Setup of build 7:
==> flow/design.v <==
module pg_0 (
    input logic a,
    input logic b,
    output logic p,
    output logic g
);
assign p = a ^ b;
assign g = a & b;
endmodule
module pg_1plus (
    input logic pi_cur,
    input logic gi_cur,
    input logic pi_prev,
    input logic gi_prev,
    output logic pout,
    output logic gout
);
assign pout = pi_cur & pi_prev;
assign gout = gi_cur | (pi_cur & gi_prev);
endmodule
module ks_add #(
    parameter N = 64
)
(
    input  logic         clk,
    input  logic         rstn_,
    input  logic         en,
    input  logic [N-1:0] a,
    input  logic [N-1:0] b,
    output logic [N-1:0] out
);
    localparam int stages = $clog2(N) + 1;
    function automatic integer log2_arr(input integer x);
        integer k;
        begin
            log2_arr = 0;
            for (k = 1; k < 31; k = k + 1)
                if (x >= (1 << k)) log2_arr = k;
        end
    endfunction
    genvar i;
    generate
        for (i = 0; i < stages; i++) begin : gen_pg
            logic [(N-(2**(i-1)))-1:0] g_reg_array;
            logic [(N-(2**(i-1)))-1:0] p_reg_array;
            logic [(N-(2**(i-1)))-1:0] p_out_array;
            logic [(N-(2**(i-1)))-1:0] g_out_array;
        end
    endgenerate
    genvar j;
    generate
        for (j = 0; j < stages; j++) begin : reg_assign
            always_ff @( posedge clk ) begin
                if ( !rstn_ ) begin
                    gen_pg[j].g_reg_array <= 0;
                    gen_pg[j].p_reg_array <= 0;
                end
                else if ( en ) begin
                    gen_pg[j].g_reg_array <= gen_pg[j].g_out_array;
                    gen_pg[j].p_reg_array <= gen_pg[j].p_out_array;
                end
                else begin
                    gen_pg[j].g_reg_array <= gen_pg[j].g_reg_array;
                    gen_pg[j].p_reg_array <= gen_pg[j].p_reg_array;
                end
            end
        end
    endgenerate
    genvar step;
    generate 
        for (i = 0; i < N; i++) begin
            pg_0 step0(a[i], b[i], gen_pg[0].p_out_array[i], gen_pg[0].g_out_array[i]);
        end
        for (step = 1; step <= stages; step++) begin
            for (i = 0; i < N-2**(step-1); i++) begin 
                if (step == 1) begin
                    pg_1plus stepn(gen_pg[0].p_reg_array[i+1],  
                                 gen_pg[0].g_reg_array[i+1], 
                                 gen_pg[0].p_reg_array[i], 
                                 gen_pg[0].g_reg_array[i], 
                                 gen_pg[step].p_out_array[i], 
                                 gen_pg[step].g_out_array[i]);
                end
                if (step > 1) begin
                    if (i==0) begin
                        pg_1plus stepn(gen_pg[step-1].p_reg_array[i+2**(step-2)],  
                                 gen_pg[step-1].g_reg_array[i+2**(step-2)], 
                                 gen_pg[0].p_reg_array[0], 
                                 gen_pg[0].g_reg_array[0], 
                                 gen_pg[step].p_out_array[0], 
                                 gen_pg[step].g_out_array[0]);
                    end
                    else if (i < 2**(step-2)) begin 
                        pg_1plus stepn(gen_pg[step-1].p_reg_array[i+2**(step-2)],                                         
                                 gen_pg[step-1].g_reg_array[i+2**(step-2)],                                            
                                 gen_pg[log2_arr(i)+1].p_reg_array[i-2**(log2_arr(i))], 
                                 gen_pg[log2_arr(i)+1].g_reg_array[i-2**(log2_arr(i))],
                                 gen_pg[step].p_out_array[i], 
                                 gen_pg[step].g_out_array[i]);
                    end
                    else begin  
                        pg_1plus stepn(gen_pg[step-1].p_reg_array[i+2**(step-2)],  
                                 gen_pg[step-1].g_reg_array[i+2**(step-2)], 
                                 gen_pg[step-1].p_reg_array[i-2**(step-2)], 
                                 gen_pg[step-1].g_reg_array[i-2**(step-2)], 
                                 gen_pg[step].p_out_array[i], 
                                 gen_pg[step].g_out_array[i]);
                    end
                end
            end
        end
    endgenerate
    generate
        for (i = 0; i < N; i++) begin
            if ( i==0 ) begin
                assign out[0] = gen_pg[0].p_reg_array[0];
            end
            else if ( i==1 ) begin
                assign out[1] = gen_pg[0].p_reg_array[1] ^ gen_pg[0].g_reg_array[0];
            end
            else if (i <= N/2) begin  
                assign out[i] = (gen_pg[0].p_reg_array[i]) ^ (gen_pg[log2_arr(i-1)+1].g_reg_array[(i-1)-2**log2_arr(i-1)]); 
            end
            else begin
                assign out[i] = gen_pg[0].p_reg_array[i] ^ gen_pg[stages-1].g_reg_array[(i-1)-(N/2)]; 
            end
        end
    endgenerate
endmodule
clock: 1.07 ns
lec_check: 0
cap_margin: 20
core_margin: 2
core_utilization: 72
cts_cluster_diameter: 358
cts_cluster_size: 14
hold_slack_margin: -0.08
max_routing_layer: met4
place_density_lb_addon: 0.29
setup_slack_margin: -0.08
slew_margin: 20
tns_end_percent: 30
run.sh (not shown) runs the stock make flow with config.mk's settings and CLKGATE_MAP_FILE=.
The layout from build 7, despite a flow that completed every stage, fails the layout checks, with the failing checks listed as negative setup slack.
diff inputs: build 7 => build 59
- SETUP_SLACK_MARGIN changed from -0.08 to -0.1
- MAX_ROUTING_LAYER removed (was met4)
Notes after the runs:
The setup slack at placement number comes out higher for build 7 vs build 59. Total power of build 59 is lower than that of build 7. Non-clock buffer count (build 59 vs. build 7) increases slightly. Count of placed standard cells in the final layout, fillers left out: build 59 vs build 7 — no meaningful difference. For build 59, the top routing layer in use was met5, unlike build 7, where it was met4. On final setup slack of the worst path, build 59 and build 7 are neck and neck. From the logs: build 59 reached the end of the flow and failed the layout checks with negative hold slack, negative setup slack.
What build 15 does differently from build 59 at the input level:
- CTS_CLUSTER_SIZE now 21, was 14
- HOLD_SLACK_MARGIN no longer set, was -0.08
- CORE_UTILIZATION now 70, was 72
- CTS_CLUSTER_DIAMETER no longer set, was 358
- PLACE_DENSITY_LB_ADDON no longer set, was 0.29
- SETUP_SLACK_MARGIN now -0.01, was -0.1
- TNS_END_PERCENT no longer set, was 30
- the clock period (ns, I/O delays scaled along) now 0.449, was 1.07
==> comparison <==
- Of build 59 and build 15, only build 15 never reached the final stage.
- Build 15 terminated abnormally: 4_1_cts reported DPL-0033.
- The flow for build 59 finished, though final verification flagged negative hold slack, negative setup slack.
- The lower width of the die came out of build 59.
- [compare] base=build 59 new=build 15: initial cell density of the core lower; die area higher.
- Looking at HPWL after detailed placement across both flows, build 15 is the stronger of the two, with build 59 trailing.
Inputs modified between build 15 and build 25:
- PLACE_DENSITY newly set to 0.67
- SETUP_SLACK_MARGIN removed (was -0.01)
- CORE_UTILIZATION changed from 70 to 40
- CTS_CLUSTER_SIZE changed from 21 to 20
- CELL_PAD_IN_SITES_DETAIL_PLACEMENT newly set to 1
- MIN_ROUTING_LAYER newly set to met2
- the clock period (ns, I/O delays scaled along) changed from 0.449 to 2.0
Notes after the runs:
- Final checks on build 25, whose flow otherwise completed, came back failing, citing negative setup slack.
- Comparing build 25 against build 15, there is no change at all in area fraction in mux cells.
- The site row count number comes out lower for build 15 vs build 25.
- The total die area reported for build 25 is greater than that of build 15 by about 70%.
- Post-place setup slack improves in build 25 relative to build 15.
- The higher number of cells in the design after placement came out of build 25.
- Comparing build 15 against build 25, there is no change at all in count of input and output buffers.
- The lower die height came out of build 15.
Relative to build 25, the following input files were edited for build 60:
- MIN_ROUTING_LAYER removed (was met2)
- PLACE_DENSITY removed (was 0.67)
- CTS_CLUSTER_SIZE changed from 20 to 31
- CELL_PAD_IN_SITES_DETAIL_PLACEMENT removed (was 1)
- CORE_UTILIZATION changed from 40 to 71
- the clock period (ns, I/O delays scaled along) changed from 2.0 to 1.56
==> results <==
Build 60: clock network fraction of total power lower than build 25. NOTE: global routing usage summed across all routing layers in build 60 exceeds that of build 25. Compared with build 25, build 60 shows a cell count that is about 9% lower. To summarise build 60: no stage aborted, but the layout did not pass its checks, failing on negative setup slack. Taking build 25 as the reference point, the width of the chip of build 60 falls by 25%. Re max-slew headroom at the worst pin: build 25 and build 60 aren't equal, and the higher value belongs to build 60. Per the comparison of build 60 with build 25, post-synthesis cell type count level, finished layout cell area decreased 0.60%, sum of internal, switching and leakage power rose 7200 uW.
Edits applied to the flow inputs when going from build 60 to build 52:
- TNS_END_PERCENT newly set to 30
- CORE_UTILIZATION changed from 71 to 72
- SETUP_SLACK_MARGIN newly set to -0.08
- HOLD_SLACK_MARGIN newly set to -0.08
- CTS_CLUSTER_DIAMETER newly set to 27
- CTS_CLUSTER_SIZE changed from 31 to 14
- PLACE_DENSITY_LB_ADDON newly set to 0.29
- the clock period (ns, I/O delays scaled along) changed from 1.56 to 1.07
--- outcome ---
- Comparing build 52 and build 60, vertical extent of the die is lower on build 52.
- Build 52 failed in 5_1_grt with GRT-0232.
- Number of levels in the clock H-tree (higher): build 52
- Build 60 has a higher die boundary width than build 52.
- Build 52 vs. build 60: cell area reported after detailed placement now sits higher, post-synth design cell area now sits at about the same level, cell total after placement now sits higher, overall die area now sits lower, distinct cell type count of the synthesized netlist now sits at about the same level.

========
Starts from the design.v that is shown in full above.
Settings: LEC_CHECK=0, ABC_AREA=1, CAP_MARGIN=30, CELL_PAD_IN_SITES_DETAIL_PLACEMENT=1, CELL_PAD_IN_SITES_GLOBAL_PLACEMENT=2, CORE_ASPECT_RATIO=0.54, CORE_MARGIN=7, CORE_UTILIZATION=40, CTS_CLUSTER_DIAMETER=274, CTS_CLUSTER_SIZE=20, GPL_ROUTABILITY_DRIVEN=0, MAX_ROUTING_LAYER=met4, MIN_ROUTING_LAYER=met1, PLACE_DENSITY=0.67, SLEW_MARGIN=35; clock period 2.0 ns.
The first run completed and failed the layout checks on setup timing.
==> next run, changes <==
==> flow/config.mk (replaced) <==
export PLATFORM = sky130hd
export DESIGN_NAME = ks_add
export DESIGN_NICKNAME = ks_add
export VERILOG_FILES = /design/flow/design.v
export SDC_FILE = /design/flow/constraint.sdc
export NUM_CORES = 4
export LEC_CHECK = 0
export CAP_MARGIN = 20
export CORE_MARGIN = 2
export CORE_UTILIZATION = 72
export HOLD_SLACK_MARGIN = -0.09
export MAX_ROUTING_LAYER = met4
export SLEW_MARGIN = 20
==> flow/constraint.sdc (replaced) <==
create_clock -name core_clock -period 1.42 [get_ports {clk}]
set_input_delay 0.2840 -clock core_clock [delete_from_list [all_inputs] [get_ports {clk}]]
set_output_delay 0.2840 -clock core_clock [all_outputs]
set_load 0.01 [all_outputs]
The changed run ran to the end with violations: setup timing; cell count shrinks by about 20%; power went up by about 70%; synthesized area fell by 1.7%; non-clock buffer count went up by 122; via count went down by about 0.66%; clock power grows by about 120%; die area goes down by about 50%; wire length went down by about 6%; utilization rises by 42 points; register-to-register slack loses 40 ps; global-route usage is higher by 20 points.
==> next run, changes <==
--- a/flow/config.mk
+++ b/flow/config.mk
@@ -10,3 +10 @@
-export CORE_UTILIZATION = 72
-export HOLD_SLACK_MARGIN = -0.09
-export MAX_ROUTING_LAYER = met4
+export CORE_UTILIZATION = 58
==> flow/constraint.sdc (replaced) <==
create_clock -name core_clock -period 1.07 [get_ports {clk}]
set_input_delay 0.2140 -clock core_clock [delete_from_list [all_inputs] [get_ports {clk}]]
set_output_delay 0.2140 -clock core_clock [all_outputs]
set_load 0.01 [all_outputs]
The changed run ran to the end with violations: setup timing.
Design area rose by a few percent.
Final cell count rises by a few percent.
Non-clock buffer count rose by 85.
Via count falls by roughly a tenth.
Sequential power climbs by a quarter to a third.
Total power rises by a quarter to a third.
Hold slack is better by 110 ps.

========
// ks_add: RTL as listed in full above, without the edits since
export LEC_CHECK = 0
export ABC_AREA = 1
export CAP_MARGIN = 20
export CORE_MARGIN = 2
export CORE_UTILIZATION = 23
export PLACE_DENSITY_LB_ADDON = 0.15
export SLEW_MARGIN = 20
export TNS_END_PERCENT = 90
create_clock -name core_clock -period 2.94 [get_ports {clk}]
Change:
- ABC_AREA: 1 -> not set
- CORE_UTILIZATION: 23 -> 72
- CTS_CLUSTER_DIAMETER: not set -> 358
- CTS_CLUSTER_SIZE: not set -> 31
- PLACE_DENSITY_LB_ADDON: 0.15 -> 0.29
- SETUP_SLACK_MARGIN: not set -> -0.08
- TNS_END_PERCENT: 90 -> 30
- clock period: 2.94 -> 1.07 ns (I/O delays scaled with it)
Now the flow ran to the end with violations: setup timing.
Die area decreases by about 70%.
Cell area drops by 5.5%.
Sequential share of layout area goes up by 2.9 points.
Utilization came out higher by 57 points.
Cell count went down by 32%.
Change:
- CORE_UTILIZATION: 72 -> 40
- CTS_CLUSTER_DIAMETER: 358 -> not set
- CTS_CLUSTER_SIZE: 31 -> not set
- PLACE_DENSITY_LB_ADDON: 0.29 -> not set
- SETUP_SLACK_MARGIN: -0.08 -> not set
- TNS_END_PERCENT: 30 -> not set
- clock period: 1.07 -> 2.0 ns (I/O delays scaled with it)
This time the run finished with timing, DRC and antenna clean.
Routed wire length decreases by 5.3%.
Setup slack is better by 0.60 ns.
Core utilization decreases by 36 points.
Area after synthesis stays the same.
Cell area increases by 3.4%.
Change:
- CORE_UTILIZATION: 40 -> 72
- PLACE_DENSITY: not set -> 0.95
- SETUP_SLACK_MARGIN: not set -> -0.03
- SLEW_MARGIN: 20 -> 40
- clock period: 2.0 -> 0.449 ns (I/O delays scaled with it)
Outcome: The new run stopped in 4_1_cts; synthesized area stays the same; die area decreases by 44%; synthesized cell count does not change.

========
v9:
Starts from the design.v that is shown in full above.
clock: 2.0 ns
lec_check: 0
abc_area: 1
cap_margin: 30
cell_pad_in_sites_detail_placement: 1
cell_pad_in_sites_global_placement: 2
core_aspect_ratio: 0.54
core_margin: 2
core_utilization: 40
cts_cluster_diameter: 274
cts_cluster_size: 20
max_routing_layer: met4
min_routing_layer: met1
place_density: 0.67
slew_margin: 35
v9 ran to completion and came out clean on the timing, design-rule and antenna checks.
#### Input delta (v16 over v9)
# v9
export LEC_CHECK = 0
export ABC_AREA = 1
export CAP_MARGIN = 30
export CELL_PAD_IN_SITES_DETAIL_PLACEMENT = 1
export CELL_PAD_IN_SITES_GLOBAL_PLACEMENT = 2
export CORE_ASPECT_RATIO = 0.54
export CORE_MARGIN = 2
export CORE_UTILIZATION = 40
export CTS_CLUSTER_DIAMETER = 274
export CTS_CLUSTER_SIZE = 20
export MAX_ROUTING_LAYER = met4
export MIN_ROUTING_LAYER = met1
export PLACE_DENSITY = 0.67
export SLEW_MARGIN = 35
create_clock -name core_clock -period 2.0 [get_ports {clk}]
# v16
export LEC_CHECK = 0
export CAP_MARGIN = 20
export CORE_MARGIN = 2
export CORE_UTILIZATION = 72
export CTS_CLUSTER_DIAMETER = 28
export CTS_CLUSTER_SIZE = 50
export PLACE_DENSITY_LB_ADDON = 0.28
export SETUP_SLACK_MARGIN = 0.15
export SLEW_MARGIN = 20
create_clock -name core_clock -period 1.12 [get_ports {clk}]
[summary]
- v16 did not finish; the tool stopped in 5_1_grt with error GRT-0116.
- v16 reports a lower synthesized netlist cell count than v9 does.
- Changes observed in v16 relative to v9: share of the yosys chip area belonging to registers increased by 0.85 points relative to the old numbers, synthesized-area fraction occupied by adder cells closely matched the old numbers, setup slack at placement decreased by 350 ps relative to the old numbers, cell area after placement increased by 140 um2 relative to the old numbers, number of cells in the design after placement decreased by 1065 relative to the old numbers.
- Summary of the comparison: buffers inserted during post-CTS setup optimization is higher in v16, relative to v9.
Input-level comparison between v48 and v16:
# v16
export LEC_CHECK = 0
export CAP_MARGIN = 20
export CORE_MARGIN = 2
export CORE_UTILIZATION = 72
export CTS_CLUSTER_DIAMETER = 28
export CTS_CLUSTER_SIZE = 50
export PLACE_DENSITY_LB_ADDON = 0.28
export SETUP_SLACK_MARGIN = 0.15
export SLEW_MARGIN = 20
create_clock -name core_clock -period 1.12 [get_ports {clk}]
# v48
export LEC_CHECK = 0
export CAP_MARGIN = 5
export CORE_MARGIN = 2
export CORE_UTILIZATION = 68
export CTS_CLUSTER_SIZE = 39
export PLACE_DENSITY = 0.35
export SETUP_SLACK_MARGIN = 0.32
export SLEW_MARGIN = 20
create_clock -name core_clock -period 1.08 [get_ports {clk}]
==> results <==
On area after detailed placement, v16 and v48 are neck and neck. As far as area share of fa/ha/maj cells after synthesis goes, v16 and v48 are indistinguishable; the numbers are identical. v16 → v48: horizontal die dimension +2.8%; mapped cell area did not really move. Among v16 and v48, the run that stopped before the end is v16, and it is the only one.
Relative to v48, the following input files were edited for v18:
# v48
export LEC_CHECK = 0
export CAP_MARGIN = 5
export CORE_MARGIN = 2
export CORE_UTILIZATION = 68
export CTS_CLUSTER_SIZE = 39
export PLACE_DENSITY = 0.35
export SETUP_SLACK_MARGIN = 0.32
export SLEW_MARGIN = 20
create_clock -name core_clock -period 1.08 [get_ports {clk}]
# v18
export LEC_CHECK = 0
export CAP_MARGIN = 20
export CORE_MARGIN = 2
export CORE_UTILIZATION = 40
export SLEW_MARGIN = 20
create_clock -name core_clock -period 1.93 [get_ports {clk}]
Notes after the runs:
The flow did not stop early for v18: all stages ran, and the layout cleared the timing, design-rule and antenna checks. Between v18 and v48, the delay contributed by the slowest stage of the critical path is lower for v48. When the final numbers for v18 and v48 were put side by side, the required time reported for the critical path endpoint turned out to be smaller in v48. Est. power | v18 vs v48 | v18 lower. Width of the die in v18 vs v48: up 30%.
No activity file was given, so power comes from the tool's default toggle rates.
